### flow/design.v
module milestone1 (
	input logic CLOCK_50_I,                    
	input logic resetn,
	input  logic            M1_en,
	output  logic            M1_end,
	output logic   [17:0]   SRAM_address,
	input  logic   [15:0]   SRAM_read_data,
	output logic   [15:0]   SRAM_write_data,
	output logic            SRAM_we_n
);
typedef enum logic [6:0] {
  S_DELAY1,
	S_IDLE,
	IN_S_0,
	IN_S_1,
	IN_S_2,
	IN_S_3,
	IN_S_4,
	IN_S_5,
	IN_S_6,
	IN_S_7,
	IN_S_8,
	IN_S_9,
	IN_S_10,
	IN_S_11,
	IN_S_12,
	IN_S_13,
	IN_S_14,
	IN_S_15,
	IN_S_16,
	IN_S_17,
	IN_S_18,
	IN_S_19,
	IN_S_20,
	IN_S_21,
	CC_S0_0,
	CC_S0_1,
	CC_S0_2,
	CC_S0_3,
	CC_S0_4,
	CC_S0_5,
	CC_S1_0,
	CC_S1_1,
	CC_S1_2,
	CC_S1_3,
	CC_S1_4,
	CC_S1_5,
	EN_S_0,
	EN_S_1,
	EN_S_2,
	EN_S_3,
	EN_S_4,
	EN_S_5,
	EN_S_6,
	EN_S_7,
	EN_S_8,
	EN_S_9,
	EN_S_10,
	EN_S_11,
	EN_S_12,
	EN_S_13,
	EN_S_14,
	EN_S_15,
	EN_S_16,
	EN_S_17,
	EN_S_18,
	EN_S_19,
	EN_S_20,
	EN_S_21,
	EN_S_22,
	EN_S_23,
	EN_S_24,
	EN_S_25,
	EN_S_26,
	EN_S_27
} M1_state;
M1_state state;
parameter Yaddress = 18'd0,
Uaddress = 18'd38400,
Vaddress = 18'd57600,
RGBaddress = 18'd146944;
logic [17:0] data_counter;
logic [17:0] Y_counter;
logic [17:0] RGB_counter;
logic [17:0] U_counter; 
logic [9:0] Vert_count;
logic [9:0] Hori_count;
logic [15:0] Y;
logic [7:0] U [5:0];
logic [7:0] V [5:0];
logic [7:0] Ytest;
logic [7:0] Utest;
logic [7:0] Vtest;
logic [15:0] UPrime;
logic [15:0] VPrime;
logic [32:0] U_Even;
logic [32:0] U_Odd;
logic [32:0] V_Even;
logic [32:0] V_Odd;
logic [15:0] STORY;
logic [15:0] STORU;
logic [15:0] STORV;
logic [31:0] ans1;
logic [31:0] ans2;
logic [15:0] R;
logic [15:0] G;
logic [15:0] B;
logic [31:0] R0;
logic [31:0] G0;
logic [31:0] B0;
logic [31:0] R1;
logic [31:0] G1;
logic [31:0] B1;
logic [31:0] Mult_op_1, Mult_op_2, Mult_op_3, Mult_op_4, Mult_op_5, Mult_op_6, Mult_op_7, Mult_op_8;
logic [31:0] Mult_result1, Mult_result2, Mult_result3, Mult_result4;
logic [63:0] Mult_result_long1, Mult_result_long2, Mult_result_long3, Mult_result_long4;
assign Mult_result_long1 = Mult_op_1 * Mult_op_2;
assign Mult_result1 = Mult_result_long1[31:0];
assign Mult_result_long2 = Mult_op_3 * Mult_op_4;
assign Mult_result2 = Mult_result_long2[31:0];
assign Mult_result_long3 = Mult_op_5 * Mult_op_6;
assign Mult_result3 = Mult_result_long3[31:0];
assign Mult_result_long4 = Mult_op_7 * Mult_op_8;
assign Mult_result4 = Mult_result_long4[31:0];
always_comb begin
  			Mult_op_1 = 32'd0;
			Mult_op_2 = 32'd0;
			Mult_op_3 = 32'd0;
			Mult_op_4 = 32'd0;
			Mult_op_5 = 32'd0;
			Mult_op_6 = 32'd0;
			Mult_op_7 = 32'd0;
			Mult_op_8 = 32'd0;
	case(state)
		IN_S_5: begin
			Mult_op_1 = {24'd0,U[0]};
			Mult_op_2 = 32'd21;
			Mult_op_3 = {24'd0,V[0]};
			Mult_op_4 = 32'd21;
		end
		IN_S_6: begin
			Mult_op_1 = {24'd0,U[0]};
			Mult_op_2 = 32'd52;
			Mult_op_3 = {24'd0,V[0]};
			Mult_op_4 = 32'd52;
		end
		IN_S_7: begin
			Mult_op_1 = {24'd0,U[0]};
			Mult_op_2 = 32'd159;
			Mult_op_3 = {24'd0,V[0]};
			Mult_op_4 = 32'd159;
		end
		IN_S_8: begin
			Mult_op_1 = {24'd0,U[1]};
			Mult_op_2 = 32'd159;
			Mult_op_3 = {24'd0,V[1]};
			Mult_op_4 = 32'd159;
		end
		IN_S_9: begin
			Mult_op_1 = {24'd0,U[2]};
			Mult_op_2 = 32'd52;
			Mult_op_3 = {24'd0,V[2]};
			Mult_op_4 = 32'd52;
		end
		IN_S_10: begin
			Mult_op_1 = {24'd0,U[3]};
			Mult_op_2 = 32'd21;
			Mult_op_3 = {24'd0,V[3]};
			Mult_op_4 = 32'd21;
			Mult_op_5 = {24'd0,Y[15:8]}-32'd16;
			Mult_op_6 = 32'd76284;
			Mult_op_7 = {24'd0,Y[7:0]}-32'd16;
			Mult_op_8 = 32'd76284;
		end
		IN_S_11: begin
			Mult_op_1 = {24'd0,U[0]};
			Mult_op_2 = 32'd21;
			Mult_op_3 = {24'd0,V[0]};
			Mult_op_4 = 32'd21;
			Mult_op_5 = {24'd0,VPrime[15:8]}-32'd128;
			Mult_op_6 = 32'd104595;
			Mult_op_7 = {24'd0,VPrime[7:0]}-32'd128;
			Mult_op_8 = 32'd104595;
		end
		IN_S_12: begin
			Mult_op_1 = {24'd0,U[0]};
			Mult_op_2 = 32'd52;
			Mult_op_3 = {24'd0,V[0]};
			Mult_op_4 = 32'd52;
			Mult_op_5 = {24'd0,UPrime[15:8]}-32'd128;
			Mult_op_6 = 32'd25624;
			Mult_op_7 = {24'd0,UPrime[7:0]}-32'd128;
			Mult_op_8 = 32'd25624;
		end
		IN_S_13: begin
			Mult_op_1 = {24'd0,U[1]};
			Mult_op_2 = 32'd159;
			Mult_op_3 = {24'd0,V[1]};
			Mult_op_4 = 32'd159;
			Mult_op_5 = {24'd0,VPrime[15:8]}-32'd128;
			Mult_op_6 = 32'd53281;
			Mult_op_7 = {24'd0,VPrime[7:0]}-32'd128;
			Mult_op_8 = 32'd53281;
		end
		IN_S_14: begin
			Mult_op_1 = {24'd0,U[2]};
			Mult_op_2 = 32'd159;
			Mult_op_3 = {24'd0,V[2]};
			Mult_op_4 = 32'd159;
			Mult_op_5 = {24'd0,UPrime[15:8]}-32'd128;
			Mult_op_6 = 32'd132251;
			Mult_op_7 = {24'd0,UPrime[7:0]}-32'd128;
			Mult_op_8 = 32'd132251;;
		end
		IN_S_15: begin
			Mult_op_1 = {24'd0,U[3]};
			Mult_op_2 = 32'd52;
			Mult_op_3 = {24'd0,V[3]};
			Mult_op_4 = 32'd52;
		end
		IN_S_16: begin
			Mult_op_1 = {24'd0,U[4]};
			Mult_op_2 = 32'd21;
			Mult_op_3 = {24'd0,V[4]};
			Mult_op_4 = 32'd21;
			Mult_op_5 = {24'd0,Y[15:8]}-32'd16;
			Mult_op_6 = 32'd76284;
			Mult_op_7 = {24'd0,Y[7:0]}-32'd16;
			Mult_op_8 = 32'd76284;
		end
		IN_S_17: begin
			Mult_op_1 = {24'd0,U[0]};
			Mult_op_2 = 32'd21;
			Mult_op_3 = {24'd0,V[0]};
			Mult_op_4 = 32'd21;
			Mult_op_5 = {24'd0,VPrime[15:8]}-32'd128;
			Mult_op_6 = 32'd104595;
			Mult_op_7 = {24'd0,VPrime[7:0]}-32'd128;
			Mult_op_8 = 32'd104595;
		end
		IN_S_18: begin
			Mult_op_1 = {24'd0,U[1]};
			Mult_op_2 = 32'd52;
			Mult_op_3 = {24'd0,V[1]};
			Mult_op_4 = 32'd52;
			Mult_op_5 = {24'd0,UPrime[15:8]}-32'd128;
			Mult_op_6 = 32'd25624;
			Mult_op_7 = {24'd0,UPrime[7:0]}-32'd128;
			Mult_op_8 = 32'd25624;
		end
		IN_S_19: begin
			Mult_op_1 = {24'd0,U[2]};
			Mult_op_2 = 32'd159;
			Mult_op_3 = {24'd0,V[2]};
			Mult_op_4 = 32'd159;
			Mult_op_5 = {24'd0,VPrime[15:8]}-32'd128;
			Mult_op_6 = 32'd53281;
			Mult_op_7 = {24'd0,VPrime[7:0]}-32'd128;
			Mult_op_8 = 32'd53281;
		end
		IN_S_20: begin
			Mult_op_1 = {24'd0,U[3]};
			Mult_op_2 = 32'd159;
			Mult_op_3 = {24'd0,V[3]};
			Mult_op_4 = 32'd159;
			Mult_op_5 = {24'd0,UPrime[15:8]}-32'd128;
			Mult_op_6 = 32'd132251;
			Mult_op_7 = {24'd0,UPrime[7:0]}-32'd128;
			Mult_op_8 = 32'd132251;
		end
		IN_S_21: begin
			Mult_op_1 = {24'd0,U[4]};
			Mult_op_2 = 32'd52;
			Mult_op_3 = {24'd0,V[4]};
			Mult_op_4 = 32'd52;
		end
		CC_S0_0: begin
			Mult_op_1 = {24'd0,U[5]};
			Mult_op_2 = 32'd21;
			Mult_op_3 = {24'd0,V[5]};
			Mult_op_4 = 32'd21;
			Mult_op_5 = {24'd0,Y[15:8]}-32'd16;
			Mult_op_6 = 32'd76284;
			Mult_op_7 = {24'd0,Y[7:0]}-32'd16;
			Mult_op_8 = 32'd76284;
		end
		CC_S0_1: begin
			Mult_op_1 = {24'd0,U[0]};
			Mult_op_2 = 32'd21;
			Mult_op_3 = {24'd0,V[0]};
			Mult_op_4 = 32'd21;
			Mult_op_5 = {24'd0,VPrime[15:8]}-32'd128;
			Mult_op_6 = 32'd104595;
			Mult_op_7 = {24'd0,VPrime[7:0]}-32'd128;
			Mult_op_8 = 32'd104595;
		end
		CC_S0_2: begin
			Mult_op_1 = {24'd0,U[1]};
			Mult_op_2 = 32'd52;
			Mult_op_3 = {24'd0,V[1]};
			Mult_op_4 = 32'd52;
			Mult_op_5 = {24'd0,UPrime[15:8]}-32'd128;
			Mult_op_6 = 32'd25624;
			Mult_op_7 = {24'd0,UPrime[7:0]}-32'd128;
			Mult_op_8 = 32'd25624;
		end
		CC_S0_3: begin
			Mult_op_1 = {24'd0,U[2]};
			Mult_op_2 = 32'd159;
			Mult_op_3 = {24'd0,V[2]};
			Mult_op_4 = 32'd159;
			Mult_op_5 = {24'd0,VPrime[15:8]}-32'd128;
			Mult_op_6 = 32'd53281;
			Mult_op_7 = {24'd0,VPrime[7:0]}-32'd128;
			Mult_op_8 = 32'd53281;	
		end
		CC_S0_4: begin
			Mult_op_1 = {24'd0,U[3]};
			Mult_op_2 = 32'd159;
			Mult_op_3 = {24'd0,V[3]};
			Mult_op_4 = 32'd159;
			Mult_op_5 = {24'd0,UPrime[15:8]}-32'd128;
			Mult_op_6 = 32'd132251;
			Mult_op_7 = {24'd0,UPrime[7:0]}-32'd128;
			Mult_op_8 = 32'd132251;
		end
		CC_S0_5: begin
			Mult_op_1 = {24'd0,U[4]};
			Mult_op_2 = 32'd52;
			Mult_op_3 = {24'd0,V[4]};
			Mult_op_4 = 32'd52;
		end
		CC_S1_0: begin
			Mult_op_1 = {24'd0,U[5]};
			Mult_op_2 = 32'd21;
			Mult_op_3 = {24'd0,V[5]};
			Mult_op_4 = 32'd21;
			Mult_op_5 = {24'd0,Y[15:8]}-32'd16;
			Mult_op_6 = 32'd76284;
			Mult_op_7 = {24'd0,Y[7:0]}-32'd16;
			Mult_op_8 = 32'd76284;
		end
		CC_S1_1: begin
			Mult_op_1 = {24'd0,U[0]};
			Mult_op_2 = 32'd21;
			Mult_op_3 = {24'd0,V[0]};
			Mult_op_4 = 32'd21;
			Mult_op_5 = {24'd0,VPrime[15:8]}-32'd128;
			Mult_op_6 = 32'd104595;
			Mult_op_7 = {24'd0,VPrime[7:0]}-32'd128;
			Mult_op_8 = 32'd104595;
		end
		CC_S1_2: begin
			Mult_op_1 = {24'd0,U[1]};
			Mult_op_2 = 32'd52;
			Mult_op_3 = {24'd0,V[1]};
			Mult_op_4 = 32'd52;
			Mult_op_5 = {24'd0,UPrime[15:8]}-32'd128;
			Mult_op_6 = 32'd25624;
			Mult_op_7 = {24'd0,UPrime[7:0]}-32'd128;
			Mult_op_8 = 32'd25624;
		end
		CC_S1_3: begin
			Mult_op_1 = {24'd0,U[2]};
			Mult_op_2 = 32'd159;
			Mult_op_3 = {24'd0,V[2]};
			Mult_op_4 = 32'd159;
			Mult_op_5 = {24'd0,VPrime[15:8]}-32'd128;
			Mult_op_6 = 32'd53281;
			Mult_op_7 = {24'd0,VPrime[7:0]}-32'd128;
			Mult_op_8 = 32'd53281;
		end
		CC_S1_4: begin
			Mult_op_1 = {24'd0,U[3]};
			Mult_op_2 = 32'd159;
			Mult_op_3 = {24'd0,V[3]};
			Mult_op_4 = 32'd159;
			Mult_op_5 = {24'd0,UPrime[15:8]}-32'd128;
			Mult_op_6 = 32'd132251;
			Mult_op_7 = {24'd0,UPrime[7:0]}-32'd128;
			Mult_op_8 = 32'd132251;
		end
		CC_S1_5: begin
			Mult_op_1 = {24'd0,U[4]};
			Mult_op_2 = 32'd52;
			Mult_op_3 = {24'd0,V[4]};
			Mult_op_4 = 32'd52;
		end
		EN_S_0: begin
			Mult_op_1 = {24'd0,U[5]};
			Mult_op_2 = 32'd21;
			Mult_op_3 = {24'd0,V[5]};
			Mult_op_4 = 32'd21;
			Mult_op_5 = {24'd0,Y[15:8]}-32'd16;
			Mult_op_6 = 32'd76284;
			Mult_op_7 = {24'd0,Y[7:0]}-32'd16;
			Mult_op_8 = 32'd76284;
		end
		EN_S_1: begin
			Mult_op_1 = {24'd0,U[1]};
			Mult_op_2 = 32'd21;
			Mult_op_3 = {24'd0,V[1]};
			Mult_op_4 = 32'd21;
			Mult_op_5 = {24'd0,VPrime[15:8]}-32'd128;
			Mult_op_6 = 32'd104595;
			Mult_op_7 = {24'd0,VPrime[7:0]}-32'd128;
			Mult_op_8 = 32'd104595;
		end
		EN_S_2: begin
			Mult_op_1 = {24'd0,U[2]};
			Mult_op_2 = 32'd52;
			Mult_op_3 = {24'd0,V[2]};
			Mult_op_4 = 32'd52;
			Mult_op_5 = {24'd0,UPrime[15:8]}-32'd128;
			Mult_op_6 = 32'd25624;
			Mult_op_7 = {24'd0,UPrime[7:0]}-32'd128;
			Mult_op_8 = 32'd25624;
		end
		EN_S_3: begin
			Mult_op_1 = {24'd0,U[3]};
			Mult_op_2 = 32'd159;
			Mult_op_3 = {24'd0,V[3]};
			Mult_op_4 = 32'd159;
			Mult_op_5 = {24'd0,VPrime[15:8]}-32'd128;
			Mult_op_6 = 32'd53281;
			Mult_op_7 = {24'd0,VPrime[7:0]}-32'd128;
			Mult_op_8 = 32'd53281;	
		end
		EN_S_4: begin
			Mult_op_1 = {24'd0,U[4]};
			Mult_op_2 = 32'd159;
			Mult_op_3 = {24'd0,V[4]};
			Mult_op_4 = 32'd159;
			Mult_op_5 = {24'd0,UPrime[15:8]}-32'd128;
			Mult_op_6 = 32'd132251;
			Mult_op_7 = {24'd0,UPrime[7:0]}-32'd128;
			Mult_op_8 = 32'd132251;
		end
		EN_S_5: begin
			Mult_op_1 = {24'd0,U[5]};
			Mult_op_2 = 32'd52;
			Mult_op_3 = {24'd0,V[5]};
			Mult_op_4 = 32'd52;
		end
		EN_S_6: begin
			Mult_op_1 = {24'd0,U[5]};
			Mult_op_2 = 32'd21;
			Mult_op_3 = {24'd0,V[5]};
			Mult_op_4 = 32'd21;
			Mult_op_5 = {24'd0,Y[15:8]}-32'd16;
			Mult_op_6 = 32'd76284;
			Mult_op_7 = {24'd0,Y[7:0]}-32'd16;
			Mult_op_8 = 32'd76284;
		end
		EN_S_7: begin
			Mult_op_1 = {24'd0,U[2]};
			Mult_op_2 = 32'd21;
			Mult_op_3 = {24'd0,V[2]};
			Mult_op_4 = 32'd21;
			Mult_op_5 = {24'd0,VPrime[15:8]}-32'd128;
			Mult_op_6 = 32'd104595;
			Mult_op_7 = {24'd0,VPrime[7:0]}-32'd128;
			Mult_op_8 = 32'd104595;
		end
		EN_S_8: begin
			Mult_op_1 = {24'd0,U[3]};
			Mult_op_2 = 32'd52;
			Mult_op_3 = {24'd0,V[3]};
			Mult_op_4 = 32'd52;
			Mult_op_5 = {24'd0,UPrime[15:8]}-32'd128;
			Mult_op_6 = 32'd25624;
			Mult_op_7 = {24'd0,UPrime[7:0]}-32'd128;
			Mult_op_8 = 32'd25624;
		end
		EN_S_9: begin
			Mult_op_1 = {24'd0,U[4]};
			Mult_op_2 = 32'd159;
			Mult_op_3 = {24'd0,V[4]};
			Mult_op_4 = 32'd159;
			Mult_op_5 = {24'd0,VPrime[15:8]}-32'd128;
			Mult_op_6 = 32'd53281;
			Mult_op_7 = {24'd0,VPrime[7:0]}-32'd128;
			Mult_op_8 = 32'd53281;
		end
		EN_S_10: begin
			Mult_op_1 = {24'd0,U[5]};
			Mult_op_2 = 32'd159;
			Mult_op_3 = {24'd0,V[5]};
			Mult_op_4 = 32'd159;
			Mult_op_5 = {24'd0,UPrime[15:8]}-32'd128;
			Mult_op_6 = 32'd132251;
			Mult_op_7 = {24'd0,UPrime[7:0]}-32'd128;
			Mult_op_8 = 32'd132251;
		end
		EN_S_11: begin
			Mult_op_1 = {24'd0,U[5]};
			Mult_op_2 = 32'd52;
			Mult_op_3 = {24'd0,V[5]};
			Mult_op_4 = 32'd52;
		end
		EN_S_12: begin
			Mult_op_1 = {24'd0,U[5]};
			Mult_op_2 = 32'd21;
			Mult_op_3 = {24'd0,V[5]};
			Mult_op_4 = 32'd21;
			Mult_op_5 = {24'd0,Y[15:8]}-32'd16;
			Mult_op_6 = 32'd76284;
			Mult_op_7 = {24'd0,Y[7:0]}-32'd16;
			Mult_op_8 = 32'd76284;
		end
		EN_S_13: begin
			Mult_op_1 = {24'd0,U[3]};
			Mult_op_2 = 32'd21;
			Mult_op_3 = {24'd0,V[3]};
			Mult_op_4 = 32'd21;
			Mult_op_5 = {24'd0,VPrime[15:8]}-32'd128;
			Mult_op_6 = 32'd104595;
			Mult_op_7 = {24'd0,VPrime[7:0]}-32'd128;
			Mult_op_8 = 32'd104595;
		end
		EN_S_14: begin
			Mult_op_1 = {24'd0,U[4]};
			Mult_op_2 = 32'd52;
			Mult_op_3 = {24'd0,V[4]};
			Mult_op_4 = 32'd52;
			Mult_op_5 = {24'd0,UPrime[15:8]}-32'd128;
			Mult_op_6 = 32'd25624;
			Mult_op_7 = {24'd0,UPrime[7:0]}-32'd128;
			Mult_op_8 = 32'd25624;
		end
		EN_S_15: begin
			Mult_op_1 = {24'd0,U[5]};
			Mult_op_2 = 32'd159;
			Mult_op_3 = {24'd0,V[5]};
			Mult_op_4 = 32'd159;
			Mult_op_5 = {24'd0,VPrime[15:8]}-32'd128;
			Mult_op_6 = 32'd53281;
			Mult_op_7 = {24'd0,VPrime[7:0]}-32'd128;
			Mult_op_8 = 32'd53281;	
			end
		EN_S_16: begin
			Mult_op_1 = {24'd0,U[5]};
			Mult_op_2 = 32'd159;
			Mult_op_3 = {24'd0,V[5]};
			Mult_op_4 = 32'd159;
			Mult_op_5 = {24'd0,UPrime[15:8]}-32'd128;
			Mult_op_6 = 32'd132251;
			Mult_op_7 = {24'd0,UPrime[7:0]}-32'd128;
			Mult_op_8 = 32'd132251;
		end
		EN_S_17: begin
			Mult_op_1 = {24'd0,U[5]};
			Mult_op_2 = 32'd52;
			Mult_op_3 = {24'd0,V[5]};
			Mult_op_4 = 32'd52;
		end
		EN_S_18: begin
			Mult_op_1 = {24'd0,U[5]};
			Mult_op_2 = 32'd21;
			Mult_op_3 = {24'd0,V[5]};
			Mult_op_4 = 32'd21;
			Mult_op_5 = {24'd0,Y[15:8]}-32'd16;
			Mult_op_6 = 32'd76284;
			Mult_op_7 = {24'd0,Y[7:0]}-32'd16;
			Mult_op_8 = 32'd76284;
		end
		EN_S_19: begin
			Mult_op_5 = {24'd0,VPrime[15:8]}-32'd128;
			Mult_op_6 = 32'd104595;
			Mult_op_7 = {24'd0,VPrime[7:0]}-32'd128;
			Mult_op_8 = 32'd104595;
		end
		EN_S_20: begin
			Mult_op_5 = {24'd0,UPrime[15:8]}-32'd128;
			Mult_op_6 = 32'd25624;
			Mult_op_7 = {24'd0,UPrime[7:0]}-32'd128;
			Mult_op_8 = 32'd25624;
		end
		EN_S_21: begin
			Mult_op_5 = {24'd0,VPrime[15:8]}-32'd128;
			Mult_op_6 = 32'd53281;
			Mult_op_7 = {24'd0,VPrime[7:0]}-32'd128;
			Mult_op_8 = 32'd53281;
		end
		EN_S_22: begin
			Mult_op_5 = {24'd0,UPrime[15:8]}-32'd128;
			Mult_op_6 = 32'd132251;
			Mult_op_7 = {24'd0,UPrime[7:0]}-32'd128;
			Mult_op_8 = 32'd132251;
		end
		endcase
	end
	always_ff @ (posedge CLOCK_50_I or negedge resetn) begin
		if (resetn == 1'b0) begin	
			state <= S_IDLE;
			SRAM_we_n <= 1'b1;
			SRAM_write_data <= 16'd0;
			SRAM_address <= 18'd0;
			data_counter <= 18'd0;
			Y_counter <= 18'd0;
			RGB_counter <= 18'd0;
			Vert_count <= 10'd0;
			Hori_count <= 10'd0;
			M1_end <= 1'b0;
			Y <= 16'd0;
			UPrime <= 16'd0; 
			VPrime <= 16'd0;
			STORU <= 16'd0;
			STORV <= 16'd0;
			R <= 16'd0;
			G <= 16'd0;
			B <= 16'd0;
			R0 <= 32'd0;
			G0 <= 32'd0;
			B0 <= 32'd0;
			R1 <= 32'd0;
			G1 <= 32'd0;
			B1 <= 32'd0;
			{U[5], U[4], U[3], U[2], U[1], U[0]} <= 48'd0;
			{V[5], V[4], V[3], V[2], V[1], V[0]} <= 48'd0;
			ans1 <= 32'd0;
			ans2 <= 32'd0;
			end else begin
			case (state)
				S_IDLE: begin		
					if (Hori_count == 10'd319) begin
						Vert_count <= Vert_count + 10'd1;
						Hori_count <= 10'd0;
						data_counter <= data_counter - 18'd1;
					end
					if (Vert_count == 10'd239 && Hori_count == 10'd319) begin
						M1_end <= 1'b1;
					end
					if (M1_en == 1'b1 && M1_end!=1'b1 && !(Vert_count == 10'd239 && Hori_count == 10'd319))
					state <= IN_S_0;	
				end
				S_DELAY1: begin
				  state <= IN_S_0;	
				end
				IN_S_0: begin
				  SRAM_address <= Uaddress + data_counter;
					SRAM_we_n <= 1'b1;
					state <= IN_S_1;
				end
				IN_S_1: begin
				  SRAM_address <= Vaddress + data_counter;
					data_counter <= data_counter +18'd1;
					SRAM_we_n <= 1'b1;
					state <= IN_S_2;
				end
				IN_S_2: begin
				  SRAM_address <= Uaddress + data_counter;
					SRAM_we_n <= 1'b1;
					state <= IN_S_3;
				end
				IN_S_3: begin
				  SRAM_address <= Vaddress + data_counter;
				  data_counter <= data_counter +18'd1;
					SRAM_we_n <= 1'b1;
					U[0] <= SRAM_read_data[15:8];
					U[1] <= SRAM_read_data[7:0];
					state <= IN_S_4;
				end
				IN_S_4: begin
				  SRAM_address <= Yaddress + Y_counter;
					Y_counter <= Y_counter + 18'd1;
					SRAM_we_n <= 1'b1;
					V[0] <= SRAM_read_data[15:8];
					V[1] <= SRAM_read_data[7:0];
					state <= IN_S_5;
				end
				IN_S_5: begin
				  SRAM_address <= Uaddress + data_counter;
					SRAM_we_n <= 1'b1;
					ans1 <= $signed(Mult_result1);
					ans2 <= $signed(Mult_result2);
					U[2] <= SRAM_read_data[15:8];
					U[3] <= SRAM_read_data[7:0];
					state <= IN_S_6;
				end
				IN_S_6: begin
					SRAM_address <= Vaddress + data_counter;
					data_counter <= data_counter +18'd1;
					SRAM_we_n <= 1'b1;
					ans1 <= $signed(ans1-Mult_result1);
					ans2 <= $signed(ans2-Mult_result2);
					V[2] <= SRAM_read_data[15:8];
					V[3] <= SRAM_read_data[7:0];
					state <= IN_S_7;
				end
				IN_S_7: begin
					SRAM_we_n <= 1'b1;
					Y <= SRAM_read_data;
					Ytest <= SRAM_read_data[15:8];
					ans1 <= $signed(ans1+Mult_result1);
					ans2 <= $signed(ans2+Mult_result2);
					state <= IN_S_8;
				end
				IN_S_8: begin
					SRAM_we_n <= 1'b1;
					ans1 <= $signed(ans1+Mult_result1);
					ans2 <= $signed(ans2+Mult_result2);
					U[4] <= SRAM_read_data[15:8];
					U[5] <= SRAM_read_data[7:0];
					state <= IN_S_9;
				end
				IN_S_9: begin
					ans1 <= $signed(ans1-Mult_result1);
					ans2 <= $signed(ans2-Mult_result2);
					V[4] <= SRAM_read_data[15:8];
					V[5] <= SRAM_read_data[7:0];
					state <= IN_S_10;
				end
				IN_S_10: begin
					UPrime[15:8] <= U[0];
					UPrime[7:0] <= $signed(ans1+Mult_result1+8'd128) >>8;
					ans1 <= $signed(ans1+Mult_result1+8'd128) >> 8;
					Utest <= $signed(ans1+Mult_result1+8'd128) >> 8;
					VPrime[15:8] <= V[0];
					VPrime[7:0] <= $signed(ans2+Mult_result2+8'd128) >> 8;			
					ans2 <= $signed(ans2+Mult_result2+8'd128) >> 8;
					Vtest <= $signed(ans2+Mult_result2+8'd128) >> 8;
					R0 <= $signed(Mult_result3);
					G0 <= $signed(Mult_result3);
					B0 <= $signed(Mult_result3);
					R1 <= $signed(Mult_result4);
					G1 <= $signed(Mult_result4);
					B1 <= $signed(Mult_result4);
					state <= IN_S_11;
				end
				IN_S_11: begin
					ans1 <= $signed(Mult_result1);
					ans2 <= $signed(Mult_result2);
					R0 <= $signed(R0 + Mult_result3);
					R1 <= $signed(R1 + Mult_result4);
					state <= IN_S_12;
				end
				IN_S_12: begin
				  SRAM_address <= Yaddress + Y_counter;
					Y_counter <= Y_counter + 18'd1;
					SRAM_we_n <= 1'b1;
					ans1 <= $signed(ans1-Mult_result1);
					ans2 <= $signed(ans2-Mult_result2);
					G0 <= $signed(G0 - Mult_result3);
					G1 <= $signed(G1 - Mult_result4);
					state <= IN_S_13;
				end
				IN_S_13: begin
					SRAM_address <= Yaddress + Y_counter;
					Y_counter <= Y_counter + 18'd1;
					SRAM_we_n <= 1'b1;
					ans1 <= $signed(ans1+Mult_result1);
					ans2 <= $signed(ans2+Mult_result2);
					G0 <= $signed(G0 - Mult_result3);
					G1 <= $signed(G1 - Mult_result4);
					state <= IN_S_14;
				end
				IN_S_14: begin
				  SRAM_address <= Uaddress + data_counter;
					SRAM_we_n <= 1'b1;
					Hori_count <= Hori_count + 10'd1;
					ans1 <= $signed(ans1+Mult_result1);
					ans2 <= $signed(ans2+Mult_result2);
					B0 <= $signed(B0 + Mult_result3);
					B1 <= $signed(B1 + Mult_result4);
					state <= IN_S_15;
				end
				IN_S_15: begin
					SRAM_address <= Vaddress + data_counter;
					data_counter <= data_counter + 18'd1;
					SRAM_we_n <= 1'b1;
					Y <= SRAM_read_data;
					ans1 <= $signed(ans1-Mult_result1);
					ans2 <= $signed(ans2-Mult_result2);
					R[15:8] <= R0[31] ? 8'd0 : |R0[30:24] ? 8'd255 : R0[23:16];
					G[15:8] <= G0[31] ? 8'd0 : |G0[30:24] ? 8'd255 : G0[23:16];
					B[15:8] <= B0[31] ? 8'd0 : |B0[30:24] ? 8'd255 : B0[23:16];
					R[7:0] <= R1[31] ? 8'd0 : |R1[30:24] ? 8'd255 : R1[23:16];
					G[7:0] <= G1[31] ? 8'd0 : |G1[30:24] ? 8'd255 : G1[23:16];
					B[7:0] <= B1[31] ? 8'd0 : |B1[30:24] ? 8'd255 : B1[23:16];
					SRAM_we_n <= 1'b1;
					state <= IN_S_16;
				end
				IN_S_16: begin
					SRAM_address <= RGBaddress + RGB_counter;
					SRAM_write_data <= {R[15:8],G[15:8]};
					RGB_counter <= RGB_counter + 18'd1;
					STORY <= SRAM_read_data;
					UPrime[15:8] <= U[1];
					UPrime[7:0] <= $signed(ans1+Mult_result1+8'd128) >> 8;
					VPrime[15:8] <= V[1];
					VPrime[7:0] <= $signed(ans2+Mult_result2+8'd128) >> 8;			
					R0 <= $signed(Mult_result3);
					G0 <= $signed(Mult_result3);
					B0 <= $signed(Mult_result3);
					R1 <= $signed(Mult_result4);
					G1 <= $signed(Mult_result4);
					B1 <= $signed(Mult_result4);
					SRAM_we_n <= 1'b0;
					state <= IN_S_17;
				end
				IN_S_17: begin
					STORU <= SRAM_read_data;
					SRAM_address <= RGBaddress + RGB_counter;
					SRAM_write_data <= {B[15:8],R[7:0]};
					RGB_counter <= RGB_counter + 18'd1;
					ans1 <= $signed(Mult_result1);
					ans2 <= $signed(Mult_result2);
					R0 <= $signed(R0 + Mult_result3);
					R1 <= $signed(R1 + Mult_result4);
					SRAM_we_n <= 1'b0;
					state <= IN_S_18;
				end
				IN_S_18: begin
					STORV <= SRAM_read_data;
					SRAM_address <= RGBaddress + RGB_counter;
					SRAM_write_data <= {G[7:0],B[7:0]};
					RGB_counter <= RGB_counter + 18'd1;
					ans1 <= $signed(ans1-Mult_result1);
					ans2 <= $signed(ans2-Mult_result2);
					G0 <= $signed(G0 - Mult_result3);
					G1 <= $signed(G1 - Mult_result4);
					SRAM_we_n <= 1'b0;
					state <= IN_S_19;
				end
				IN_S_19: begin
					SRAM_address <= Yaddress + Y_counter;
					Y_counter <= Y_counter + 18'd1;
					SRAM_we_n <= 1'b1;
					Y <= STORY;
					ans1 <= $signed(ans1+Mult_result1);
					ans2 <= $signed(ans2+Mult_result2);
					G0 <= $signed(G0 - Mult_result3);
					G1 <= $signed(G1 - Mult_result4);
					state <= IN_S_20;
				end
				IN_S_20: begin
					SRAM_we_n <= 1'b1;
					ans1 <= $signed(ans1+Mult_result1);
					ans2 <= $signed(ans2+Mult_result2);
					B0 <= $signed(B0 + Mult_result3);
					B1 <= $signed(B1 + Mult_result4);
					state <= IN_S_21;
				end
				IN_S_21: begin
					SRAM_we_n <= 1'b1;
					Hori_count <= Hori_count + 10'd2;
					ans1 <= $signed(ans1-Mult_result1);
					ans2 <= $signed(ans2-Mult_result2);
					R[15:8] <= R0[31] ? 8'd0 : |R0[30:24] ? 8'd255 : R0[23:16];
					G[15:8] <= G0[31] ? 8'd0 : |G0[30:24] ? 8'd255 : G0[23:16];
					B[15:8] <= B0[31] ? 8'd0 : |B0[30:24] ? 8'd255 : B0[23:16];
					R[7:0] <= R1[31] ? 8'd0 : |R1[30:24] ? 8'd255 : R1[23:16];
					G[7:0] <= G1[31] ? 8'd0 : |G1[30:24] ? 8'd255 : G1[23:16];
					B[7:0] <= B1[31] ? 8'd0 : |B1[30:24] ? 8'd255 : B1[23:16];
					Hori_count <= Hori_count + 10'd2;
					state <= CC_S0_0;
					U_counter <= 18'd5;
				end
				CC_S0_0: begin	
					SRAM_address <= RGBaddress + RGB_counter;
					SRAM_write_data <= {R[15:8],G[15:8]};
					RGB_counter <= RGB_counter + 18'd1;
					STORY <= SRAM_read_data;
					UPrime[15:8] <= U[2];
					UPrime[7:0] <= $signed(ans1+Mult_result1+8'd128) >> 8;
					VPrime[15:8] <= V[2];
					VPrime[7:0] <= $signed(ans2+Mult_result2+8'd128) >> 8;			
					R0 <= Mult_result3;
					G0 <= Mult_result3;
					B0 <= Mult_result3;
					R1 <= Mult_result4;
					G1 <= Mult_result4;
					B1 <= Mult_result4;
					U[0] <= U[1];
					U[1] <= U[2];
					U[2] <= U[3];
					U[3] <= U[4];
					U[4] <= U[5];	
					U[5] <= STORU[15:8];
					V[0] <= V[1];
					V[1] <= V[2];
					V[2] <= V[3];
					V[3] <= V[4];
					V[4] <= V[5];	
					V[5] <= STORV[15:8];
					SRAM_we_n <= 1'b0;
					state <= CC_S0_1;	
				end
				CC_S0_1: begin
					Hori_count <= Hori_count + 10'd2;
					SRAM_address <= RGBaddress + RGB_counter;
					SRAM_write_data <= {B[15:8],R[7:0]};
					RGB_counter <= RGB_counter + 18'd1;
					ans1 <= $signed(Mult_result1);
					ans2 <= $signed(Mult_result2);
					R0 <= $signed(R0 + Mult_result3);
					R1 <= $signed(R1 + Mult_result4);
					SRAM_we_n <= 1'b0;
					state <= CC_S0_2;	
				end
				CC_S0_2: begin
					SRAM_address <= RGBaddress + RGB_counter;
					SRAM_write_data <= {G[7:0],B[7:0]};
					RGB_counter <= RGB_counter + 18'd1;
					ans1 <= $signed(ans1-Mult_result1);
					ans2 <= $signed(ans2-Mult_result2);
					G0 <= $signed(G0 - Mult_result3);
					G1 <= $signed(G1 - Mult_result4);
					SRAM_we_n <= 1'b0;
					state <= CC_S0_3;	
				end
				CC_S0_3: begin
					SRAM_address <= Yaddress + Y_counter;
					Y_counter <= Y_counter + 18'd1;
					Y <= STORY;
					SRAM_we_n <= 1'b1;
					ans1 <= $signed(ans1+Mult_result1);
					ans2 <= $signed(ans2+Mult_result2);
					G0 <= $signed(G0 - Mult_result3);
					G1 <= $signed(G1 - Mult_result4);
					state <= CC_S0_4;	
				end
				CC_S0_4: begin
					SRAM_address <= Uaddress + data_counter;
					SRAM_we_n <= 1'b1;
					ans1 <= $signed(ans1+Mult_result1);
					ans2 <= $signed(ans2+Mult_result2);
					B0 <= $signed(B0 + Mult_result3);
					B1 <= $signed(B1 + Mult_result4);
					state <= CC_S0_5;	
				end
				CC_S0_5: begin
					SRAM_address <= Vaddress + data_counter;
					data_counter <= data_counter + 18'd1;
					U_counter <= U_counter + 18'd1;
					SRAM_we_n <= 1'b1;
					ans1 <= $signed(ans1-Mult_result1);
					ans2 <= $signed(ans2-Mult_result2);
					R[15:8] <= R0[31] ? 8'd0 : |R0[30:24] ? 8'd255 : R0[23:16];
					G[15:8] <= G0[31] ? 8'd0 : |G0[30:24] ? 8'd255 : G0[23:16];
					B[15:8] <= B0[31] ? 8'd0 : |B0[30:24] ? 8'd255 : B0[23:16];
					R[7:0] <= R1[31] ? 8'd0 : |R1[30:24] ? 8'd255 : R1[23:16];
					G[7:0] <= G1[31] ? 8'd0 : |G1[30:24] ? 8'd255 : G1[23:16];
					B[7:0] <= B1[31] ? 8'd0 : |B1[30:24] ? 8'd255 : B1[23:16];
					state <= CC_S1_0;	
				end
				CC_S1_0: begin	
					Hori_count <= Hori_count + 10'd2;
					SRAM_address <= RGBaddress + RGB_counter;
					SRAM_write_data <= {R[15:8],G[15:8]};
					RGB_counter <= RGB_counter + 18'd1;
					STORY <= SRAM_read_data;
					UPrime[15:8] <= U[2];
					UPrime[7:0] <= $signed(ans1+Mult_result1+8'd128) >> 8;
					VPrime[15:8] <= V[2];
					VPrime[7:0] <= $signed(ans2+Mult_result2+8'd128) >> 8;			
					R0 <= $signed(Mult_result3);
					G0 <= $signed(Mult_result3);
					B0 <= $signed(Mult_result3);
					R1 <= $signed(Mult_result4);
					G1 <= $signed(Mult_result4);
					B1 <= $signed(Mult_result4);
					U[0] <= U[1];
					U[1] <= U[2];
					U[2] <= U[3];
					U[3] <= U[4];
					U[4] <= U[5];	
					U[5] <= STORU[7:0];
					V[0] <= V[1];
					V[1] <= V[2];
					V[2] <= V[3];
					V[3] <= V[4];
					V[4] <= V[5];	
					V[5] <= STORV[7:0];
					SRAM_we_n <= 1'b0;
					state <= CC_S1_1;	
				end
				CC_S1_1: begin
					STORU <= SRAM_read_data;
					SRAM_address <= RGBaddress + RGB_counter;
					SRAM_write_data <= {B[15:8],R[7:0]};
					RGB_counter <= RGB_counter + 18'd1;
					ans1 <= $signed(Mult_result1);
					ans2 <= $signed(Mult_result2);
					R0 <= $signed(R0 + Mult_result3);
					R1 <= $signed(R1 + Mult_result4);
					SRAM_we_n <= 1'b0;
					state <= CC_S1_2;	
				end
				CC_S1_2: begin
					STORV <= SRAM_read_data;
					SRAM_address <= RGBaddress + RGB_counter;
					SRAM_write_data <= {G[7:0],B[7:0]};
					RGB_counter <= RGB_counter + 18'd1;
					ans1 <= $signed(ans1-Mult_result1);
					ans2 <= $signed(ans2-Mult_result2);
					G0 <= $signed(G0 - Mult_result3);
					G1 <= $signed(G1 - Mult_result4);
					SRAM_we_n <= 1'b0;
					state <= CC_S1_3;	
				end
				CC_S1_3: begin
					SRAM_address <= Yaddress + Y_counter;
					Y_counter <= Y_counter + 18'd1;
					Y <= STORY;
					SRAM_we_n <= 1'b1;
					ans1 <= $signed(ans1+Mult_result1);
					ans2 <= $signed(ans2+Mult_result2);
					G0 <= $signed(G0 - Mult_result3);
					G1 <= $signed(G1 - Mult_result4);
					state <= CC_S1_4;	
				end
				CC_S1_4: begin
					SRAM_we_n <= 1'b1;
					ans1 <= $signed(ans1+Mult_result1);
					ans2 <= $signed(ans2+Mult_result2);
					B0 <= $signed(B0 + Mult_result3);
					B1 <= $signed(B1 + Mult_result4);
					state <= CC_S1_5;	
				end
				CC_S1_5: begin
					ans1 <= $signed(ans1-Mult_result1);
					ans2 <= $signed(ans2-Mult_result2);
					R[15:8] <= R0[31] ? 8'd0 : |R0[30:24] ? 8'd255 : R0[23:16];
					G[15:8] <= G0[31] ? 8'd0 : |G0[30:24] ? 8'd255 : G0[23:16];
					B[15:8] <= B0[31] ? 8'd0 : |B0[30:24] ? 8'd255 : B0[23:16];
					R[7:0] <= R1[31] ? 8'd0 : |R1[30:24] ? 8'd255 : R1[23:16];
					G[7:0] <= G1[31] ? 8'd0 : |G1[30:24] ? 8'd255 : G1[23:16];
					B[7:0] <= B1[31] ? 8'd0 : |B1[30:24] ? 8'd255 : B1[23:16];
					SRAM_we_n <= 1'b1;
					if (Hori_count == 10'd311) 
					   state <= EN_S_0;
					else 
					   state <= CC_S0_0;	
				end
				EN_S_0: begin	
					SRAM_address <= RGBaddress + RGB_counter;
					SRAM_write_data <= {R[15:8],G[15:8]};
					RGB_counter <= RGB_counter + 18'd1;
					STORY <= SRAM_read_data;
					UPrime[15:8] <= U[2];
					UPrime[7:0] <= $signed(ans1+Mult_result1+8'd128) >> 8;
					VPrime[15:8] <= V[2];
					VPrime[7:0] <= $signed(ans2+Mult_result2+8'd128) >> 8;			
					R0 <= $signed(Mult_result3);
					G0 <= $signed(Mult_result3);
					B0 <= $signed(Mult_result3);
					R1 <= $signed(Mult_result4);
					G1 <= $signed(Mult_result4);
					B1 <= $signed(Mult_result4);
					SRAM_we_n <= 1'b0;
					state <= EN_S_1;	
				end
				EN_S_1: begin
					SRAM_address <= RGBaddress + RGB_counter;
					SRAM_write_data <= {B[15:8],R[7:0]};
					RGB_counter <= RGB_counter + 18'd1;
					ans1 <= $signed(Mult_result1);
					ans2 <= $signed(Mult_result2);
					R0 <= $signed(R0 + Mult_result3);
					R1 <= $signed(R1 + Mult_result4);
					SRAM_we_n <= 1'b0;
					state <= EN_S_2;	
				end
				EN_S_2: begin
					SRAM_address <= RGBaddress + RGB_counter;
					SRAM_write_data <= {G[7:0],B[7:0]};
					RGB_counter <= RGB_counter + 18'd1;
					ans1 <= $signed(ans1-Mult_result1);
					ans2 <= $signed(ans2-Mult_result2);
					G0 <= $signed(G0 - Mult_result3);
					G1 <= $signed(G1 - Mult_result4);
					SRAM_we_n <= 1'b0;
					state <= EN_S_3;	
				end
				EN_S_3: begin
					SRAM_address <= Yaddress + Y_counter;
					Y_counter <= Y_counter + 18'd1;
					SRAM_we_n <= 1'b1;
					Y <= STORY;
					ans1 <= $signed(ans1+Mult_result1);
					ans2 <= $signed(ans2+Mult_result2);
					G0 <= $signed(G0 - Mult_result3);
					G1 <= $signed(G1 - Mult_result4);
					state <= EN_S_4;	
				end
				EN_S_4: begin
					SRAM_we_n <= 1'b1;
					ans1 <= $signed(ans1+Mult_result1);
					ans2 <= $signed(ans2+Mult_result2);
					B0 <= $signed(B0 + Mult_result3);
					B1 <= $signed(B1 + Mult_result4);
					state <= EN_S_5;	
				end
				EN_S_5: begin
					Hori_count <= Hori_count + 10'd2;
					SRAM_we_n <= 1'b1;
					ans1 <= $signed(ans1-Mult_result1);
					ans2 <= $signed(ans2-Mult_result2);
					R[15:8] <= R0[31] ? 8'd0 : |R0[30:24] ? 8'd255 : R0[23:16];
					G[15:8] <= G0[31] ? 8'd0 : |G0[30:24] ? 8'd255 : G0[23:16];
					B[15:8] <= B0[31] ? 8'd0 : |B0[30:24] ? 8'd255 : B0[23:16];
					R[7:0] <= R1[31] ? 8'd0 : |R1[30:24] ? 8'd255 : R1[23:16];
					G[7:0] <= G1[31] ? 8'd0 : |G1[30:24] ? 8'd255 : G1[23:16];
					B[7:0] <= B1[31] ? 8'd0 : |B1[30:24] ? 8'd255 : B1[23:16];
					SRAM_we_n <= 1'b1;
					state <= EN_S_6;	
				end
				EN_S_6: begin
					SRAM_address <= RGBaddress + RGB_counter;
					SRAM_write_data <= {R[15:8],G[15:8]};
					RGB_counter <= RGB_counter + 18'd1;
					STORY <= SRAM_read_data;
					UPrime[15:8] <= U[3];
					UPrime[7:0] <= $signed(ans1+Mult_result1+8'd128) >> 8;
					VPrime[15:8] <= V[3];
					VPrime[7:0] <= $signed(ans2+Mult_result2+8'd128) >> 8;			
					R0 <= $signed(Mult_result3);
					G0 <= $signed(Mult_result3);
					B0 <= $signed(Mult_result3);
					R1 <= $signed(Mult_result4);
					G1 <= $signed(Mult_result4);
					B1 <= $signed(Mult_result4);
					SRAM_we_n <= 1'b0;
					state <= EN_S_7;
				end
				EN_S_7: begin
					SRAM_address <= RGBaddress + RGB_counter;
					SRAM_write_data <= {B[15:8],R[7:0]};
					RGB_counter <= RGB_counter + 18'd1;
					ans1 <= $signed(Mult_result1);
					ans2 <= $signed(Mult_result2);
					R0 <= $signed(R0 + Mult_result3);
					R1 <= $signed(R1 + Mult_result4);
					SRAM_we_n <= 1'b0;	
					state <= EN_S_8;
				end
				EN_S_8: begin
					SRAM_address <= RGBaddress + RGB_counter;
					SRAM_write_data <= {G[7:0],B[7:0]};
					RGB_counter <= RGB_counter + 18'd1;
					ans1 <= $signed(ans1-Mult_result1);
					ans2 <= $signed(ans2-Mult_result2);
					G0 <= $signed(G0 - Mult_result3);
					G1 <= $signed(G1 - Mult_result4);
					SRAM_we_n <= 1'b0;	
					state <= EN_S_9;
				end
				EN_S_9: begin
					SRAM_address <= Yaddress + Y_counter;
					Y_counter <= Y_counter + 18'd1;
					SRAM_we_n <= 1'b1;
					Y <= STORY;
					ans1 <= $signed(ans1+Mult_result1);
					ans2 <= $signed(ans2+Mult_result2);
					G0 <= $signed(G0 - Mult_result3);
					G1 <= $signed(G1 - Mult_result4);
					state <= EN_S_10;
				end
				EN_S_10: begin
					SRAM_we_n <= 1'b1;
					ans1 <= $signed(ans1+Mult_result1);
					ans2 <= $signed(ans2+Mult_result2);
					B0 <= $signed(B0 + Mult_result3);
					B1 <= $signed(B1 + Mult_result4);
					state <= EN_S_11;
				end
				EN_S_11: begin
					SRAM_we_n <= 1'b1;
					Hori_count <= Hori_count + 10'd2;
					ans1 <= $signed(ans1-Mult_result1);
					ans2 <= $signed(ans2-Mult_result2);
					R[15:8] <= R0[31] ? 8'd0 : |R0[30:24] ? 8'd255 : R0[23:16];
					G[15:8] <= G0[31] ? 8'd0 : |G0[30:24] ? 8'd255 : G0[23:16];
					B[15:8] <= B0[31] ? 8'd0 : |B0[30:24] ? 8'd255 : B0[23:16];
					R[7:0] <= R1[31] ? 8'd0 : |R1[30:24] ? 8'd255 : R1[23:16];
					G[7:0] <= G1[31] ? 8'd0 : |G1[30:24] ? 8'd255 : G1[23:16];
					B[7:0] <= B1[31] ? 8'd0 : |B1[30:24] ? 8'd255 : B1[23:16];
					state <= EN_S_12;
				end
				EN_S_12: begin
					SRAM_address <= RGBaddress + RGB_counter;
					SRAM_write_data <= {R[15:8],G[15:8]};
					RGB_counter <= RGB_counter + 18'd1;
					STORY <= SRAM_read_data;
					UPrime[15:8] <= U[4];
					UPrime[7:0] <= $signed(ans1+Mult_result1+8'd128) >> 8;
					VPrime[15:8] <= V[4];
					VPrime[7:0] <= $signed(ans2+Mult_result2+8'd128) >> 8;			
					R0 <= $signed(Mult_result3);
					G0 <= $signed(Mult_result3);
					B0 <= $signed(Mult_result3);
					R1 <= $signed(Mult_result4);
					G1 <= $signed(Mult_result4);
					B1 <= $signed(Mult_result4);
					SRAM_we_n <= 1'b0;
					state <= EN_S_13;
				end
				EN_S_13: begin
					SRAM_address <= RGBaddress + RGB_counter;
					SRAM_write_data <= {B[15:8],R[7:0]};
					RGB_counter <= RGB_counter + 18'd1;
					ans1 <= $signed(Mult_result1);
					ans2 <= $signed(Mult_result2);
					R0 <= $signed(R0 + Mult_result3);
					R1 <= $signed(R1 + Mult_result4);
					SRAM_we_n <= 1'b0;
					state <= EN_S_14;
				end
				EN_S_14: begin
					SRAM_address <= RGBaddress + RGB_counter;
					SRAM_write_data <= {G[7:0],B[7:0]};
					RGB_counter <= RGB_counter + 18'd1;
					ans1 <= $signed(ans1-Mult_result1);
					ans2 <= $signed(ans2-Mult_result2);
					G0 <= $signed(G0 - Mult_result3);
					G1 <= $signed(G1 - Mult_result4);
					SRAM_we_n <= 1'b0;
					state <= EN_S_15;
				end
				EN_S_15: begin
					SRAM_we_n <= 1'b1;
					Y <= STORY;
					ans1 <= $signed(ans1+Mult_result1);
					ans2 <= $signed(ans2+Mult_result2);
					G0 <= $signed(G0 - Mult_result3);
					G1 <= $signed(G1 - Mult_result4);
					state <= EN_S_16;
				end
				EN_S_16: begin
					SRAM_we_n <= 1'b1;
					ans1 <= $signed(ans1+Mult_result1);
					ans2 <= $signed(ans2+Mult_result2);
					B0 <= $signed(B0 + Mult_result3);
					B1 <= $signed(B1 + Mult_result4);
					state <= EN_S_17;
				end
				EN_S_17: begin
					SRAM_we_n <= 1'b1;
					ans1 <= $signed(ans1-Mult_result1);
					ans2 <= $signed(ans2-Mult_result2);
					R[15:8] <= R0[31] ? 8'd0 : |R0[30:24] ? 8'd255 : R0[23:16];
					G[15:8] <= G0[31] ? 8'd0 : |G0[30:24] ? 8'd255 : G0[23:16];
					B[15:8] <= B0[31] ? 8'd0 : |B0[30:24] ? 8'd255 : B0[23:16];
					R[7:0] <= R1[31] ? 8'd0 : |R1[30:24] ? 8'd255 : R1[23:16];
					G[7:0] <= G1[31] ? 8'd0 : |G1[30:24] ? 8'd255 : G1[23:16];
					B[7:0] <= B1[31] ? 8'd0 : |B1[30:24] ? 8'd255 : B1[23:16];
					SRAM_we_n <= 1'b1;
					state <= EN_S_18;
				end
				EN_S_18: begin
					SRAM_address <= RGBaddress + RGB_counter;
					SRAM_write_data <= {R[15:8],G[15:8]};
					RGB_counter <= RGB_counter + 18'd1;
					Hori_count <= Hori_count + 10'd2;
					UPrime[15:8] <= U[5];
					UPrime[7:0] <= $signed(ans1+Mult_result1+8'd128) >> 8;
					VPrime[15:8] <= V[5];
					VPrime[7:0] <= $signed(ans2+Mult_result2+8'd128) >> 8;			
					R0 <= $signed(Mult_result3);
					G0 <= $signed(Mult_result3);
					B0 <= $signed(Mult_result3);
					R1 <= $signed(Mult_result4);
					G1 <= $signed(Mult_result4);
					B1 <= $signed(Mult_result4);
					SRAM_we_n <= 1'b0;
					state <= EN_S_19;
				end
				EN_S_19: begin
					SRAM_address <= RGBaddress + RGB_counter;
					SRAM_write_data <= {B[15:8],R[7:0]};
					RGB_counter <= RGB_counter + 18'd1;
					R0 <= $signed(R0 + Mult_result3);
					R1 <= $signed(R1 + Mult_result4);
					SRAM_we_n <= 1'b0;
					state <= EN_S_20;
				end
				EN_S_20: begin
					SRAM_address <= RGBaddress + RGB_counter;
					SRAM_write_data <= {G[7:0],B[7:0]};
					RGB_counter <= RGB_counter + 18'd1;
					G0 <= $signed(G0 - Mult_result3);
					G1 <= $signed(G1 - Mult_result4);
					SRAM_we_n <= 1'b0;
					state <= EN_S_21;
				end
				EN_S_21: begin
					SRAM_we_n <= 1'b1;
					G0 <= $signed(G0 - Mult_result3);
					G1 <= $signed(G1 - Mult_result4);
					state <= EN_S_22;
				end
				EN_S_22: begin
					SRAM_we_n <= 1'b1;
					B0 <= $signed(B0 + Mult_result3);
					B1 <= $signed(B1 + Mult_result4);
					state <= EN_S_23;
				end
				EN_S_23: begin
					Hori_count <= Hori_count + 10'd2;
					SRAM_we_n <= 1'b1;
					R[15:8] <= R0[31] ? 8'd0 : |R0[30:24] ? 8'd255 : R0[23:16];
					G[15:8] <= G0[31] ? 8'd0 : |G0[30:24] ? 8'd255 : G0[23:16];
					B[15:8] <= B0[31] ? 8'd0 : |B0[30:24] ? 8'd255 : B0[23:16];
					R[7:0] <= R1[31] ? 8'd0 : |R1[30:24] ? 8'd255 : R1[23:16];
					G[7:0] <= G1[31] ? 8'd0 : |G1[30:24] ? 8'd255 : G1[23:16];
					B[7:0] <= B1[31] ? 8'd0 : |B1[30:24] ? 8'd255 : B1[23:16];
					SRAM_we_n <= 1'b1;
					state <= EN_S_24;
				end
				EN_S_24: begin
					SRAM_address <= RGBaddress + RGB_counter;
					SRAM_write_data <= {R[15:8],G[15:8]};
					RGB_counter <= RGB_counter + 18'd1;
					SRAM_we_n <= 1'b0;
					state <= EN_S_25;
				end
				EN_S_25: begin
					SRAM_address <= RGBaddress + RGB_counter;
					SRAM_write_data <= {B[15:8],R[7:0]};
					RGB_counter <= RGB_counter + 18'd1;
					SRAM_we_n <= 1'b0;
					state <= EN_S_26;
				end
				EN_S_26: begin
					SRAM_address <= RGBaddress + RGB_counter;
					SRAM_write_data <= {G[7:0],B[7:0]};
					RGB_counter <= RGB_counter + 18'd1;
					SRAM_we_n <= 1'b0;
					state <= EN_S_27;
				end
				EN_S_27: begin
				  SRAM_we_n <= 1'b1;
				  state <= S_IDLE;
				end
				default: state <= S_IDLE;
			endcase
		end
	end
	endmodule
### flow/run.sh
#!/bin/bash
# the make line also repeats each setting of config.mk as NAME=value (left out here)
make -C /OpenROAD-flow-scripts/flow DESIGN_CONFIG=/design/flow/config.mk WORK_HOME=/design/flow/orfs CLKGATE_MAP_FILE= finish
### flow/config.mk
export PLATFORM = sky130hd
export DESIGN_NAME = milestone1
export DESIGN_NICKNAME = milestone1
export VERILOG_FILES = /design/flow/design.v
export SDC_FILE = /design/flow/constraint.sdc
export NUM_CORES = 4
export LEC_CHECK = 0
export CAP_MARGIN = 30
export CORE_MARGIN = 2
export CORE_UTILIZATION = 70
export CTS_CLUSTER_DIAMETER = 56
export CTS_CLUSTER_SIZE = 41
export HOLD_SLACK_MARGIN = 0.29
export SETUP_SLACK_MARGIN = 2.47
export SLEW_MARGIN = 20
### flow/constraint.sdc
create_clock -name core_clock -period 9.05 [get_ports {CLOCK_50_I}]
set_input_delay 1.8100 -clock core_clock [delete_from_list [all_inputs] [get_ports {CLOCK_50_I}]]
set_output_delay 1.8100 -clock core_clock [all_outputs]
set_load 0.01 [all_outputs]
==> results of run 1 <==
==> per-stage QoR <==
step | setup TNS [ns] | instance area (um2) | cells
after detailed placement | -44.96 | 74300 | 9438
after CTS | -14.75 | 82100 | 9770
after floorplan | -6.06 | 64200 | 7324
after global placement | -22.63 | 74300 | 9433
==> repair_timing <==
item / in CTS
gates resized: 741
cloned: 4
pin swaps: 247
hold buffers: 0
buffers inserted: 198
setup endpoints to repair: 236
==> routing by layer <==
layer / global-route usage (%) / GRT overflow
met5: 32.1 / 0
met1: 77.0 / 0
met4: 76.3 / 20
met3: 62.5 / 6
met2: 93.3 / 3
==> commit_impl_results.txt, run 1 <==
Store results of the implementation flow

- Mux share: 2.32%
- The flow did not finish.
- For this run, the number of Yosys warnings is 3.
* Floorplan core density: 70.7%
- Per the synthesis report, the XOR/XNOR share of the synthesized area is 6.14%.
- For this design, Yosys synthesis ends with a cell count of 7,323.
- After its last routability iteration, the placer logged a weighted congestion of 1.03.
* Maximum count of clock buffers along a single path: 3
- Synth area leader: dfrtp_1
- Global-route congestion overflow total: 29
* Post-synth tally of flip-flops with integrated enable: 16
- The floorplan step defined a die boundary enclosing 0.0920 mm2.
* CTS Root Buffer Type: clkbuf_16
- The tool reported: "[ERROR GRT-0116] Global routing finished with congestion. Check the congestion regions in the DRC Viewer".
- It got as far as global routing and failed there.
- All-Layer GR Usage: 77.1%
- H-tree levels: 3
- For this run the detailed placement stage logged an HPWL of 169 mm.
- The die is 303 um wide.
- Sequential area share after synthesis: 24.6%
- For reference, compound AND-OR and OR-AND cells occupy 20.4% of the area reported after synthesis.
* Height of the die: 303 um
- The floorplan report gives the top-level pin count as 55.
- Synth Area in Simple Gates: 14.3%
- Count of buffers inserted at the top-level ports: 54
- After synthesis, the share of flip-flops with an asynchronous set or reset is 97.4%.
- Yosys reports a chip area of 0.0627 mm2.
- The main area contributors are dfrtp_1, fa_1, ha_1, inv_1, a21oi_1.
- Looking at the cell usage after synthesis, the top flip-flop cell is dfrtp_1.
- CTS added clock buffers totalling 71.
- Adder share: 24.9%
* Post-Synthesis Mean Instance Area: 8.56 um2
* Main kind of combinational logic by area: adder cells
- The mapped netlist covers 0.0627 mm2.
- After synthesis, the most frequently instantiated cells are inv_1, nor2_1, nand2_1, dfrtp_1, a21oi_1.
* Top-area cell share: 23.7%
* Clock tree sinks: 612
- After technology mapping, the gate count stands at 7,323.
* Worst slack, placed: -1.15 ns
- Floorplan row count: 109
* Register bit total from synthesis: 612
* Distinct lib cells used: 116
* Floorplan core area: 0.0886 mm2
- Post-synthesis cell type with the largest instance count: inv_1
==> run 2, diff against run 1 <==
- CAP_MARGIN: 30 -> 20
- CTS_CLUSTER_DIAMETER: 56 -> not set
- CTS_CLUSTER_SIZE: 41 -> 39
- HOLD_SLACK_MARGIN: 0.29 -> not set
- SETUP_SLACK_MARGIN: 2.47 -> not set
- clock period: 9.05 -> 5.43 ns (I/O delays scaled with it)
==> run 2 against run 1 <==
The flow again stops in global routing. Synthesized cell count unchanged. Synthesized area unchanged. Die area unchanged.
==> commit_impl_results.txt, run 2 <==
Store results of the implementation flow

* Post-DP HPWL: 180 mm (+6.9%)
- Ranked by total cell area, the synthesized netlist is headed by dfrtp_1, fa_1, ha_1, inv_1, a21oi_1.
* Main flop type after synthesis: dfrtp_1
- Area fraction in compound gates: 20.4% (unchanged)
- The xor and xnor area share after synthesis came to 6.14% (unchanged).
- The flow did not finish.
* Yosys stat area: 0.0627 mm2 (unchanged)
- Post-Synthesis Mean Instance Area: 8.56 um2 (unchanged)
* Synth area leader: dfrtp_1
- The total clock sinks was 612 (unchanged).
* Sequential area share after synthesis: 24.6% (unchanged)
* Mux share: 2.32% (unchanged)
- The async set-or-reset flop fraction in the synthesized netlist is 97.4% (unchanged).
- Post-synth tally of flip-flops with integrated enable: 16 (unchanged)
* Synthesized area: 0.0627 mm2 (unchanged)
- Maximum count of clock buffers along a single path: 3 (unchanged)
- The post-synthesis share of cell area spent on full adders, half adders and majority gates is 24.9% (unchanged).
- Summed over all layers, the global routing overflow is 566.
- The final RePlAce weighted congestion is 1.02 (-0.82%).
- The cell count in the Yosys report is 7,323 (unchanged).
- The horizontal die size was 303 um (unchanged).
* Number of ports placed on the die boundary: 55 (unchanged)
- Synth Area in Simple Gates: 14.3% (unchanged)
* Worst slack, placed: -4.80 ns (-3.64 ns)
- The floorplan-stage core utilization came to 70.7% (unchanged).
- Count of yosys warnings during synthesis: 3 (unchanged)
* First reported error: [ERROR GRT-0116] Global routing finished with congestion. Check the congestion regions in the DRC Viewer.
- Grouping non-sequential cells by family puts the most area in adder cells.
* Floorplan row count: 109 (unchanged)
* Top post-synthesis cells by count: inv_1, nor2_1, nand2_1, dfrtp_1, a21oi_1
* H-tree levels: 3 (unchanged)
- Top-area cell share: 23.7% (unchanged)
- Floorplan core area: 0.0886 mm2 (unchanged)
- Distinct lib cells used: 116 (unchanged)
* Count of buffers inserted at the top-level ports: 54 (unchanged)
- The synthesized flop and latch total is 612 (unchanged).
- Post-Syn Instances: 7,323 (unchanged)
- Overall routing resource usage recorded by global route was 88.2%.
- The vertical die size came to 303 um (unchanged).
- CTS Root Buffer Type: clkbuf_16
- The total die area was 0.0920 mm2 (unchanged).
- Number of cells after detailed placement: 9,844 (+4.3%)
* Post-synthesis cell type with the largest instance count: inv_1
- Post-detailed-placement cell area: 0.0778 mm2 (+4.7%)
* Last stage reached: global routing
* Cts bufs inserted: 74 (+4.2%)
## run 2: per-stage QoR
step,hold slack [ns],setup TNS [ns]
global placement,0.451,-725.45
CTS,0.387,-747.70
floorplan,0.430,-559.34
detailed placement,0.454,-809.64
## run 2: routing by layer
metal | GRT usage (%) | GRT overflow
met1 | 86.6 | 29
met2 | 98.6 | 252
met3 | 80.6 | 46
met4 | 90.1 | 235
met5 | 53.6 | 4
## run 2: timing repair
item | 4_1_cts
setup buffers | 112
resized | 387
cloned | 1
pin swaps | 204
setup endpoints to repair | 252
hold buffers | 0
==> run 3, diff against run 2 <==
- CAP_MARGIN: 20 -> 15
- CORE_UTILIZATION: 70 -> 64
- CTS_CLUSTER_SIZE: 39 -> not set
- MAX_ROUTING_LAYER: not set -> met4
- clock period: 5.43 -> 10.2 ns (I/O delays scaled with it)
==> run 3 against run 2 <==
Now clean on timing, DRC and antenna. Synthesized area unchanged. Die area increased by 9.2%. Synthesized cell count unchanged.
==> commit_impl_results.txt, run 3 <==
Refresh implementation metrics

* Post-Syn Instances: 7,323 (unchanged)
* Routability-driven placement congestion ratio: 1.05 (+2.6%)
* Instance count on the critical path: 45
- Height of the die: 317 um (+4.5%)
* Class of the worst hold path: flop to flop
- The slowest stage of the critical path is the fa_1 cell.
* Main flop type after synthesis: dfrtp_1
* Clock insertion delay at the later pin of the skew report: 0.69 ns
- Element type at the critical path end: flop
* Total wire length after detailed routing: 208 mm
* Max-cap violation count: 0
- Clock-pin slew reported for the worst setup and hold paths after clock tree synthesis: 0.06 ns
* Kind of critical path: flop to flop
- The count of nets left with antenna violations once routing finished came out at 0.
- In this run the tightest slew margin relative to its limit is 20.2%.
- The timing report notes that buffer and inverter cells on the critical path total 12.
- OpenSTA lists the critical path startpoint as state[4]$_DFF_PN0_.
- DRC violation total after the first TritonRoute iteration: 6,742
- The cell count in the Yosys report came to 7,323 (unchanged).
- Count of endpoints failing hold in the final timing report: 0
* Most Frequent Cell on Critical Path: fa_1
* CP arrival: 10.58 ns
- The post-route utilization of the core is recorded as 74.8%.
- The flow reports an fmax of 99.9 MHz.
* Result of the run: timing/DRC/antenna clean
* Final-layout worst hold slack: 0.475 ns
- The post-synthesis share of cell area spent on full adders, half adders and majority gates was 24.9% (unchanged).
- The port buffer count is 54 (unchanged).
- Looking at the clock tree report, the root buffer type is clkbuf_16.
- Global-route congestion overflow total: 0
* Smallest setup slack after layout: 0.187 ns
- Post-synthesis cell type with the largest instance count: inv_1
- The average footprint of a synthesized cell is 8.56 um2 (unchanged).
- The first TritonRoute pass finished after 10 iterations.
* Total number of warnings across the stage logs: 98
- The via count of the first global-routing pass is 57,000.
- Largest net degree at the start of global routing: 122
- The finished design was reported to have a net count of 8,749.
- CP delay by family, top: adder cells
* R2R Setup Slk: 0.19 ns
* Critical Path Source Type: flop
* Number of cells on the worst reg-to-reg path: 45
- The area fraction of the dominant cell type after synthesis was 23.7% (unchanged).
* Terminating pin of the worst hold path: UPrime[6]$_DFFE_PN0N_
- The horizontal die size is 317 um (+4.5%).
* Die outline area: 0.101 mm2 (+9.2%)
- In the final report, the number of endpoints failing setup comes to 0.
- The buffer levels on the longest clock path was 3 (unchanged).
- First-pass GRT wire length: 318 mm
* Cts bufs inserted: 74 (unchanged)
- Post-route DRC violation count: 0
- Top post-synthesis cells by count: inv_1, nor2_1, nand2_1, dfrtp_1, a21oi_1
- Looking at the reg2reg group, the worst path ends at R0[31]$_DFFE_PN0P_.
- Sequential area share after synthesis: 24.6% (unchanged)
* Largest fanout of any net on the critical path: 11
- The number of warnings reported in the yosys synthesis log was 3 (unchanged).
- Pins over their slew limit: 0
* Worst slew pin tran: 1.19 ns
* Crit path time final: 10.01 ns
- Post-synth tally of flip-flops with integrated enable: 16 (unchanged)
- Number of antenna violations at the first check in global routing: 5
- The post-synthesis share of cell area spent on and-or and or-and gates was 20.4% (unchanged).
- The synthesized flop and latch total came to 612 (unchanged).
- TritonCTS clock tree: yes
* Floorplan core area: 0.0969 mm2 (+9.3%)
* Worst path required time: 10.77 ns
- Synth area leader: dfrtp_1
- For the final database, setup skew stands at 0.0332 ns.
- Xor-xnor portion of the synthesized cell area: 6.14% (unchanged)
- The share of synthesized cell area in and, or, nand and nor gates is 14.3% (unchanged).
- For this run, the slowest stage of the critical path takes 0.54 ns.
- Routed wire length per instance: 22.8 um
* All-Layer GR Usage: 41.7%
- Mux share: 2.32% (unchanged)
- Following the worst setup path forward leads to its endpoint at R0[31]$_DFFE_PN0P_.
* H-tree levels: 3 (unchanged)
- The async set-or-reset flop fraction in the synthesized netlist is 97.4% (unchanged).
- Worst slack, placed: -0.319 ns (+4.48 ns)
- Floorplan core density: 64.8% (-6.0 points)
* Cell area leaders: dfrtp_1, fa_1, ha_1, inv_1, a21oi_1
- Tcrit/Tclk final: 98.2%
* Source of the worst hold timing path: UPrime[6]$_DFFE_PN0N_
- Clock tree sinks: 612 (unchanged)
* Yosys stat area: 0.0627 mm2 (unchanged)
* FF-to-FF Start: state[4]$_DFF_PN0_
- The estimated wirelength of the detail-placed design came to 155 mm (-14%).
- Post-Route Setup TNS: 0 ns
* Floorplan row count: 114 (+4.6%)
* Main kind of combinational logic by area: adder cells
- The script logs the ratio of routed vias to standard cells as 6.41.
* Vias: 58,300
* Syn-to-layout area delta: 15.5%
- Number of ports placed on the die boundary: 55 (unchanged)
- Setup repair after global routing could not meet its margin everywhere.
- The unique cell type count in the Yosys netlist came to 116 (unchanged).
- Hold-critical path depth: 2
- The number of buffers inserted by hold repair at cts came to 0 (unchanged).
- Synthesized area: 0.0627 mm2 (unchanged)
-- run 3: cell type report --
type,instances,area [um2]
clock buffer,106,2080
timing repair buffer,708,5790
inverter,875,3300
fill,7014,24400
antenna,4,10.0
tap,1276,1600
clock inverter,31,414
sequential,612,15400
multi-input combinational,5491,43800
-- run 3: what timing repair did --
item                                   in CTS  in global routing
gates cloned                                0                  2
setup endpoints to repair                  13                 71
setup buffers                               2                 43
endpoints found under the hold margin       0                  0
pin swaps                                   3                 75
gates resized                              22                208
-- run 3: metrics by stage --
stage	cells	area (um2)
6_report	9103	72400
5_1_grt	9103	72400
4_1_cts	9054	71200
3_5_place_dp	8915	68600
3_3_place_gp	8915	68600
2_1_floorplan	7324	62900
-- run 3: per-layer routing --
metal | GRT usage [%] | routed length (um) | vias to the layer above
li1 | - | - | 26300
met1 | 55.5 | 84000 | 28400
met2 | 62.7 | 93700 | 3098
met3 | 8.32 | 20800 | 550
met4 | 17.2 | 9390 | 0
met5 | - | 0 | -
